==> run a <==
Design cpu, start of the top module:
module cpu(clk, rst, imem_addr, imem_data, dmem_addr, dmem_wdata, dmem_we, dmem_re, dmem_rdata);
clock: 11.9 ns
lec_check: 0
abc_area: 1
cap_margin: 30
cell_pad_in_sites_detail_placement: 0
cell_pad_in_sites_global_placement: 3
core_aspect_ratio: 0.63
core_margin: 7
core_utilization: 45
cts_cluster_diameter: 84
cts_cluster_size: 27
gpl_routability_driven: 0
gpl_timing_driven: 0
hold_slack_margin: -0.08
max_routing_layer: met4
slew_margin: 30
tns_end_percent: 90
run.sh (not shown) runs the stock make flow with config.mk's settings and CLKGATE_MAP_FILE=.
==> run b (differences from run a) <==
Settings changed: ABC_AREA 1 to not set, CAP_MARGIN 30 to 20, CELL_PAD_IN_SITES_DETAIL_PLACEMENT 0 to not set, CELL_PAD_IN_SITES_GLOBAL_PLACEMENT 3 to not set, CORE_ASPECT_RATIO 0.63 to not set, CORE_MARGIN 7 to 2, CORE_UTILIZATION 45 to 72, CTS_CLUSTER_DIAMETER 84 to not set, CTS_CLUSTER_SIZE 27 to not set, GPL_ROUTABILITY_DRIVEN 0 to not set, GPL_TIMING_DRIVEN 0 to not set, HOLD_SLACK_MARGIN -0.08 to not set, MAX_ROUTING_LAYER met4 to not set, PLACE_DENSITY set to 0.64, SETUP_SLACK_MARGIN set to -0.44, SLEW_MARGIN 30 to 20, TNS_END_PERCENT 90 to not set.
==> flow/constraint.sdc (replaced) <==
create_clock -name core_clock -period 6.15 [get_ports {clk}]
set_input_delay 1.2300 -clock core_clock [delete_from_list [all_inputs] [get_ports {clk}]]
set_output_delay 1.2300 -clock core_clock [all_outputs]
set_load 0.01 [all_outputs]
==> run c (differences from run a) <==
Settings changed: ABC_AREA 1 to not set, CAP_MARGIN 30 to 20, CELL_PAD_IN_SITES_DETAIL_PLACEMENT 0 to not set, CELL_PAD_IN_SITES_GLOBAL_PLACEMENT 3 to not set, CORE_ASPECT_RATIO 0.63 to not set, CORE_MARGIN 7 to 2, CORE_UTILIZATION 45 to 66, CTS_CLUSTER_DIAMETER 84 to not set, CTS_CLUSTER_SIZE 27 to not set, GPL_ROUTABILITY_DRIVEN 0 to not set, GPL_TIMING_DRIVEN 0 to not set, HOLD_SLACK_MARGIN -0.08 to not set, PLACE_DENSITY set to 0.6, SLEW_MARGIN 30 to 20, TNS_END_PERCENT 90 to not set.
==> flow/constraint.sdc (replaced) <==
create_clock -name core_clock -period 9.69 [get_ports {clk}]
set_input_delay 1.9380 -clock core_clock [delete_from_list [all_inputs] [get_ports {clk}]]
set_output_delay 1.9380 -clock core_clock [all_outputs]
set_load 0.01 [all_outputs]
==> qor summary <==
metric	run b	run a	run c
Outcome	did not finish	did not finish	timing/DRC/antenna clean
Stage where the flow stopped	global routing (5_1_grt)	global placement without I/O (3_1_place_gp_skip_io)	-
Mapped Avg Cell Area	9.43 sq um	6.20 sq um	9.43 sq um
Maximum number of buffers from clock root to sink	3	-	3
Synth top area share	0.343	0.300	0.343
Site Rows	104	111	109
Input/output buffers	111	-	111
Post-CTS sizing	118	-	0
Post-Place Cell Area	65700 sq um	-	60500 sq um
Number of CTS-inserted buffers	100	-	104
Final GP Congestion	1.06	-	1.08
Die width	289 um	499 um	301 um
Net count of the mapped netlist	6407	11000	6407
Post-synthesis compound-gate area fraction	0.202	0.253	0.202
Mapped cell area	58400 sq um	66600 sq um	58400 sq um
Setup repair bufs after CTS	18	-	0
HPWL after detailed placement	166000 um	-	150000 um
Clk sink count	999	-	999
Clock root buffer	sky130_fd_sc_hd__clkbuf_16	-	sky130_fd_sc_hd__clkbuf_16
Placeable core region	80400 sq um	146000 sq um	88000 sq um
Number of instances in the synthesized netlist	6189	10700	6189

---

==> inputs of job 5002 <==
Starting RTL as in the previous note.
clock: 11.9 ns
lec_check: 0
abc_area: 1
cap_margin: 30
cell_pad_in_sites_global_placement: 3
core_aspect_ratio: 0.63
core_margin: 8
core_utilization: 45
cts_cluster_diameter: 315
cts_cluster_size: 19
gpl_routability_driven: 0
gpl_timing_driven: 0
max_routing_layer: met4
slew_margin: 30
tns_end_percent: 90
==> inputs of job 7816, as changes to job 5002 <==
Settings changed: ABC_AREA 1 to 0, CAP_MARGIN 30 to 15, CELL_PAD_IN_SITES_GLOBAL_PLACEMENT 3 to default, CORE_ASPECT_RATIO 0.63 to 0.68, CORE_MARGIN 8 to 2, CORE_UTILIZATION 45 to 70, CTS_CLUSTER_DIAMETER 315 to default, CTS_CLUSTER_SIZE 19 to 62, GPL_ROUTABILITY_DRIVEN 0 to default, GPL_TIMING_DRIVEN 0 to default, MAX_ROUTING_LAYER met4 to met5, PLACE_DENSITY from default to 0.64, SLEW_MARGIN 30 to 20, TNS_END_PERCENT 90 to 70.
==> flow/constraint.sdc (replaced) <==
create_clock -name core_clock -period 7.25 [get_ports {clk}]
set_input_delay 1.4500 -clock core_clock [delete_from_list [all_inputs] [get_ports {clk}]]
set_output_delay 1.4500 -clock core_clock [all_outputs]
set_load 0.01 [all_outputs]
==> summary of the runs <==
Job 7816 produced a layout that fails on setup timing. Job 5002 did not get past 3_1_place_gp_skip_io, error GPL-0301.
In job 7816 the synthesized cell count is lower than in job 5002, by about 40%.
Between job 7816 and job 5002, the lower die area is in job 7816 (gap 47%, measured against job 5002).
Synthesized area: job 7816 is smaller than job 5002 (12%).

---

==> build 12 <==
Starting RTL as in the previous note.
==> flow/config.mk <==
export PLATFORM = sky130hd
export DESIGN_NAME = cpu
export DESIGN_NICKNAME = cpu
export VERILOG_FILES = /design/flow/design.v
export SDC_FILE = /design/flow/constraint.sdc
export NUM_CORES = 4
export LEC_CHECK = 0
export ABC_AREA = 0
export CAP_MARGIN = 15
export CORE_ASPECT_RATIO = 0.68
export CORE_MARGIN = 2
export CORE_UTILIZATION = 27
export CTS_CLUSTER_SIZE = 33
export GPL_TIMING_DRIVEN = 0
export MAX_ROUTING_LAYER = met5
export MIN_ROUTING_LAYER = met2
export PLACE_DENSITY = 0.38
export SLEW_MARGIN = 20
export TNS_END_PERCENT = 70
==> flow/constraint.sdc <==
create_clock -name core_clock -period 9.61 [get_ports {clk}]
set_input_delay 1.9220 -clock core_clock [delete_from_list [all_inputs] [get_ports {clk}]]
set_output_delay 1.9220 -clock core_clock [all_outputs]
set_load 0.01 [all_outputs]
==> trial 90 (differences from build 12) <==
- ABC_AREA: 0 -> 1
- CAP_MARGIN: 15 -> 30
- CELL_PAD_IN_SITES_GLOBAL_PLACEMENT: not set -> 3
- CORE_ASPECT_RATIO: 0.68 -> 1.85
- CORE_UTILIZATION: 27 -> 45
- CTS_CLUSTER_DIAMETER: not set -> 206
- CTS_CLUSTER_SIZE: 33 -> 19
- GPL_ROUTABILITY_DRIVEN: not set -> 0
- GPL_TIMING_DRIVEN: 0 -> not set
- MAX_ROUTING_LAYER: met5 -> not set
- MIN_ROUTING_LAYER: met2 -> not set
- PLACE_DENSITY: 0.38 -> not set
- SLEW_MARGIN: 20 -> 30
- TNS_END_PERCENT: 70 -> 90
==> flow/constraint.sdc (replaced) <==
create_clock -name core_clock -period 14.4 [get_ports {clk}]
set_input_delay 2.8800 -clock core_clock [delete_from_list [all_inputs] [get_ports {clk}]]
set_output_delay 2.8800 -clock core_clock [all_outputs]
set_load 0.01 [all_outputs]
==> results <==
Build 12 did not get past 5_1_grt with GRT-0116. Trial 90 aborted during 3_1_place_gp_skip_io. Of build 12 and trial 90, trial 90 has the higher synthesized cell count (gap 42%, measured against trial 90). Of build 12 and trial 90, trial 90 has the higher synthesized area (gap 12%, measured against trial 90). Between trial 90 and build 12, the lower die size is in trial 90 (gap 31%, measured against build 12).

---

==> job 7322: inputs <==
Starting RTL as in the previous note.
==> flow/design.v (excerpt) <==
module cpu(clk, rst, imem_addr, imem_data, dmem_addr, dmem_wdata, dmem_we, dmem_re, dmem_rdata);
Settings: LEC_CHECK=0, CAP_MARGIN=20, CORE_MARGIN=2, CORE_UTILIZATION=71, CTS_CLUSTER_DIAMETER=247, GPL_ROUTABILITY_DRIVEN=1, PLACE_DENSITY_LB_ADDON=0.2, SETUP_SLACK_MARGIN=3.29, SLEW_MARGIN=20, TNS_END_PERCENT=75; clock period 15.3 ns.
==> job 984: changes against job 7322 <==
Settings changed: CORE_UTILIZATION 71 to 63, CTS_CLUSTER_DIAMETER 247 to not set, GPL_ROUTABILITY_DRIVEN 1 to not set, MAX_ROUTING_LAYER set to met4, PLACE_DENSITY set to 0.6, PLACE_DENSITY_LB_ADDON 0.2 to not set, SETUP_SLACK_MARGIN 3.29 to not set, TNS_END_PERCENT 75 to not set.
==> flow/constraint.sdc (replaced) <==
create_clock -name core_clock -period 8.33 [get_ports {clk}]
set_input_delay 1.6660 -clock core_clock [delete_from_list [all_inputs] [get_ports {clk}]]
set_output_delay 1.6660 -clock core_clock [all_outputs]
set_load 0.01 [all_outputs]
==> job 1817: changes against job 7322 <==
Settings changed: CORE_UTILIZATION 71 to 70, CTS_CLUSTER_DIAMETER 247 to 341, GPL_ROUTABILITY_DRIVEN 1 to not set, MAX_ROUTING_LAYER set to met4, PLACE_DENSITY set to 0.64, PLACE_DENSITY_LB_ADDON 0.2 to not set, SETUP_SLACK_MARGIN 3.29 to 1.55.
==> flow/constraint.sdc (replaced) <==
create_clock -name core_clock -period 6.06 [get_ports {clk}]
set_input_delay 1.2120 -clock core_clock [delete_from_list [all_inputs] [get_ports {clk}]]
set_output_delay 1.2120 -clock core_clock [all_outputs]
set_load 0.01 [all_outputs]
==> summary of the runs <==
- Job 1817 failed in global routing on GRT-0116. Job 7322 finished with timing, DRC and antenna clean. Job 984 went through all stages and came out clean.
- Of job 984 and job 7322, job 7322 has the higher clock skew (gap 0.046 ns).
- In synthesized cell count, job 984 and job 7322 do not differ.
- In sequential cell count, job 984 and job 7322 do not differ.
- Against job 7322, the design area of job 984 is larger by about 6%.
- In job 7322 the combinational power is smaller than in job 984, by 53%.
- The lowest die size belongs to job 7322, the highest to job 984.
- Against job 7322, the sequential power of job 984 is larger by about 80%.
- Final cell count: job 7322 is lower than job 984 (6.7%).
- Against job 984, the routed wire length of job 7322 is smaller by 3.5%.
==> figures <==
Number of nets with antenna violations after routing: job 984 0; job 1817 -; job 7322 0
Total Power: job 984 12.3 mW; job 1817 -; job 7322 6.37 mW
Multi-input gate share of total cell area: job 984 0.524; job 1817 -; job 7322 0.556
Detailed Route WL: job 984 230,000 µm; job 1817 -; job 7322 222,000 µm
Run status: job 984 finished clean; job 1817 aborted with a tool error; job 7322 finished clean
Failing step: job 984 -; job 1817 global routing; job 7322 -
Sequential cells: job 984 999; job 1817 -; job 7322 999
Final cycle utilization of the critical path: job 984 0.990; job 1817 -; job 7322 0.812
Max power group: job 984 clock; job 1817 -; job 7322 registers
Remaining design rule violation count: job 984 0; job 1817 -; job 7322 0
DIE HEIGHT: job 984 308 µm; job 1817 293 µm; job 7322 291 µm
Transition at the pin with the smallest max-transition slack: job 984 1.35 ns; job 1817 -; job 7322 1.25 ns
Worst path required time: job 984 6.66 ns; job 1817 -; job 7322 12.24 ns
Area of the multi-input gates: job 984 0.0349 mm²; job 1817 -; job 7322 0.0349 mm²
Element type at the critical path end: job 984 output pin; job 1817 -; job 7322 output pin
Routed met2 length: job 984 94,900 µm; job 1817 -; job 7322 90,000 µm
Comb power frac: job 984 0.190; job 1817 -; job 7322 0.172
Worst reg2reg endpoint: job 984 in2.reg1.memory[17][28]; job 1817 -; job 7322 in2.reg1.memory[5][28]
Min Hold Slack: job 984 0.472 ns; job 1817 -; job 7322 0.465 ns
Comb gates: job 984 4,406; job 1817 -; job 7322 4,406

---

==> run E: inputs <==
cpu again, from the RTL that the note above started with.
## cpu
module cpu(clk, rst, imem_addr, imem_data, dmem_addr, dmem_wdata, dmem_we, dmem_re, dmem_rdata);
Settings: LEC_CHECK=0, CAP_MARGIN=20, CORE_MARGIN=2, CORE_UTILIZATION=72, MAX_ROUTING_LAYER=met4, PLACE_DENSITY=0.65, SETUP_SLACK_MARGIN=-0.44, SLEW_MARGIN=20; clock period 6.81 ns.
==> run Z: changes against run E <==
CORE_UTILIZATION = 45   (was 72)
MAX_ROUTING_LAYER = default   (was met4)
PLACE_DENSITY = 0.6   (was 0.65)
SETUP_SLACK_MARGIN = default   (was -0.44)
==> flow/constraint.sdc (replaced) <==
create_clock -name core_clock -period 10.9 [get_ports {clk}]
set_input_delay 2.1800 -clock core_clock [delete_from_list [all_inputs] [get_ports {clk}]]
set_output_delay 2.1800 -clock core_clock [all_outputs]
set_load 0.01 [all_outputs]
==> comparison table <==
|  | run E | run Z |
|---|---|---|
| Pre-Place Util | 72.6% | 45.2% |
| TritonCTS buffer count | 99 | 107 |
| Setup Buffers After CTS | 22 | 0 |
| Post-cts sizing count | 85 | 0 |
| Final RePlAce weighted congestion | 1.11 | 1.02 |
| Mux share of post-synthesis cell area | 22.7% | 22.7% |
| Result of the run | stopped before the end | complete, no violations |
| Failing step | 5_1_grt | - |
| Row count | 104 | 132 |
| Total placed cells including tap cells | 7,514 | 7,633 |
| Placement-stage worst setup slack | -1200 ps | 761 ps |
| Area share of the largest cell type after synthesis | 34.3% | 34.3% |
| H-tree Lvls | 3 | 3 |
| Placement Cell Area | 64,800 µm² | 60,700 µm² |
| Placed wire-length estimate after detailed placement | 170 mm | 161 mm |
| Horizontal die size | 289 µm | 364 µm |
| Area of the die | 83,300 µm² | 133,000 µm² |
| Core Region | 80,400 µm² | 129,000 µm² |
| XOR-XNOR Cells, Area Fraction | 1.04% | 1.04% |
| Height of the die | 289 µm | 364 µm |

---

==> yarrow: inputs <==
Starting RTL as in the previous note.
==> flow/design.v (excerpt) <==
module cpu(clk, rst, imem_addr, imem_data, dmem_addr, dmem_wdata, dmem_we, dmem_re, dmem_rdata);
clock: 10.9 ns
lec_check: 0
cap_margin: 20
core_margin: 2
core_utilization: 40
place_density: 0.6
slew_margin: 20
==> zinc (differences from yarrow) <==
--- a/flow/config.mk
+++ b/flow/config.mk
@@ -7,6 +7,9 @@
 export LEC_CHECK = 0
 export CAP_MARGIN = 20
+export CELL_PAD_IN_SITES_GLOBAL_PLACEMENT = 1
 export CORE_MARGIN = 2
-export CORE_UTILIZATION = 40
+export CORE_UTILIZATION = 62
+export GPL_ROUTABILITY_DRIVEN = 0
+export MAX_ROUTING_LAYER = met5
 export PLACE_DENSITY = 0.6
 export SLEW_MARGIN = 20
==> flow/constraint.sdc (replaced) <==
create_clock -name core_clock -period 8.61 [get_ports {clk}]
set_input_delay 1.7220 -clock core_clock [delete_from_list [all_inputs] [get_ports {clk}]]
set_output_delay 1.7220 -clock core_clock [all_outputs]
set_load 0.01 [all_outputs]
==> onyx (differences from yarrow) <==
--- a/flow/config.mk
+++ b/flow/config.mk
@@ -6,7 +6,12 @@
 export NUM_CORES = 4
 export LEC_CHECK = 0
-export CAP_MARGIN = 20
+export ABC_AREA = 1
+export CAP_MARGIN = 30
+export CELL_PAD_IN_SITES_GLOBAL_PLACEMENT = 3
+export CORE_ASPECT_RATIO = 1.85
 export CORE_MARGIN = 2
-export CORE_UTILIZATION = 40
-export PLACE_DENSITY = 0.6
+export CORE_UTILIZATION = 45
+export CTS_CLUSTER_DIAMETER = 206
+export CTS_CLUSTER_SIZE = 10
 export SLEW_MARGIN = 20
+export TNS_END_PERCENT = 90
==> flow/constraint.sdc (replaced) <==
create_clock -name core_clock -period 14.4 [get_ports {clk}]
set_input_delay 2.8800 -clock core_clock [delete_from_list [all_inputs] [get_ports {clk}]]
set_output_delay 2.8800 -clock core_clock [all_outputs]
set_load 0.01 [all_outputs]
==> pepper (differences from yarrow) <==
==> flow/config.mk (replaced) <==
export PLATFORM = sky130hd
export DESIGN_NAME = cpu
export DESIGN_NICKNAME = cpu
export VERILOG_FILES = /design/flow/design.v
export SDC_FILE = /design/flow/constraint.sdc
export NUM_CORES = 4
export LEC_CHECK = 0
export ABC_AREA = 0
export CAP_MARGIN = 15
export CORE_ASPECT_RATIO = 0.68
export CORE_MARGIN = 7
export CORE_UTILIZATION = 27
export CTS_CLUSTER_SIZE = 33
export GPL_TIMING_DRIVEN = 0
export MAX_ROUTING_LAYER = met4
export MIN_ROUTING_LAYER = met2
export SLEW_MARGIN = 20
export TNS_END_PERCENT = 70
==> flow/constraint.sdc (replaced) <==
create_clock -name core_clock -period 9.61 [get_ports {clk}]
set_input_delay 1.9220 -clock core_clock [delete_from_list [all_inputs] [get_ports {clk}]]
set_output_delay 1.9220 -clock core_clock [all_outputs]
set_load 0.01 [all_outputs]
==> notes <==
zinc finished but failed the layout checks on setup timing. onyx stopped in global placement without I/O (3_1_place_gp_skip_io) (GPL-0301). yarrow produced a clean layout. pepper aborted during global routing (5_1_grt) (GRT-0116). Of yarrow and zinc, zinc has the higher power (gap 25%, measured against zinc). Sequential share of layout area: yarrow is higher than zinc (0.69 points). Between zinc and yarrow, the lower clock power is in yarrow (gap 40%, measured against yarrow). Of zinc and yarrow, yarrow has the higher worst hold slack (gap 0.0019 ns). In yarrow the via count is lower than in zinc, by 2.0%. Die size: pepper is larger than zinc (about 140%). In yarrow the final cell count is larger than in zinc, by about 6%. Clock-buffer cell count: zinc is lower than yarrow (3). Synthesized cell count is the same in pepper and zinc. Against zinc, the sequential power of yarrow is smaller by 21%.
==> figures <==
Internal power of the cells: zinc 8560 uW; pepper -; onyx -; yarrow 6250 uW
Sort of element at the end of the critical path: zinc primary output; pepper -; onyx -; yarrow primary output
Repair and plain buffers: zinc 552; pepper -; onyx -; yarrow 358
Switching power: zinc 3530 uW; pepper -; onyx -; yarrow 2800 uW
Placed cells: zinc 7329; pepper 9185; onyx -; yarrow 7799
Setup-violating endpoint count in the final report: zinc 1; pepper -; onyx -; yarrow 0
Clock-pin slew of the registers on the worst-case setup and hold paths: zinc 0.06 ns; pepper -; onyx -; yarrow 0.06 ns
Dominant power group: zinc clock; pepper -; onyx -; yarrow registers
Late-Pin Clk Latency: zinc 0.75 ns; pepper -; onyx -; yarrow 0.80 ns
Clock network share of area: zinc 6.00%; pepper -; onyx -; yarrow 5.46%
Sinks on the clock net: zinc 999; pepper 999; onyx -; yarrow 999
Sequential power share: zinc 39.4%; pepper -; onyx -; yarrow 41.5%
H-tree depth reported by CTS: zinc 3; pepper 3; onyx -; yarrow 3
Peak supply drop: zinc 213 uV; pepper -; onyx -; yarrow 125 uV
Clock group: zinc 5170 uW; pepper -; onyx -; yarrow 3690 uW
Launching instance or port of the critical path: zinc imem_data[22]; pepper -; onyx -; yarrow imem_data[16]
Syn-to-layout area delta: zinc 13.1%; pepper -; onyx -; yarrow 10.6%
Sw Share: zinc 29.2%; pepper -; onyx -; yarrow 30.9%
Arrival time at the worst endpoint: zinc 7.00 ns; pepper -; onyx -; yarrow 8.09 ns
Result of the run: zinc complete, but fails checks; pepper aborted with a tool error; onyx aborted with a tool error; yarrow complete, no violations
Stage where the flow stopped: zinc -; pepper global routing (5_1_grt); onyx global placement without I/O (3_1_place_gp_skip_io); yarrow -
Reasons for failing layout checks: zinc setup timing; pepper -; onyx -; yarrow -
Portion of total power attributed to combinational logic: zinc 17.9%; pepper -; onyx -; yarrow 17.7%
Number of cells in the yosys synthesis report: zinc 6189; pepper 6189; onyx 10.7k; yarrow 6189
Power is estimated from default activity; no workload was simulated.
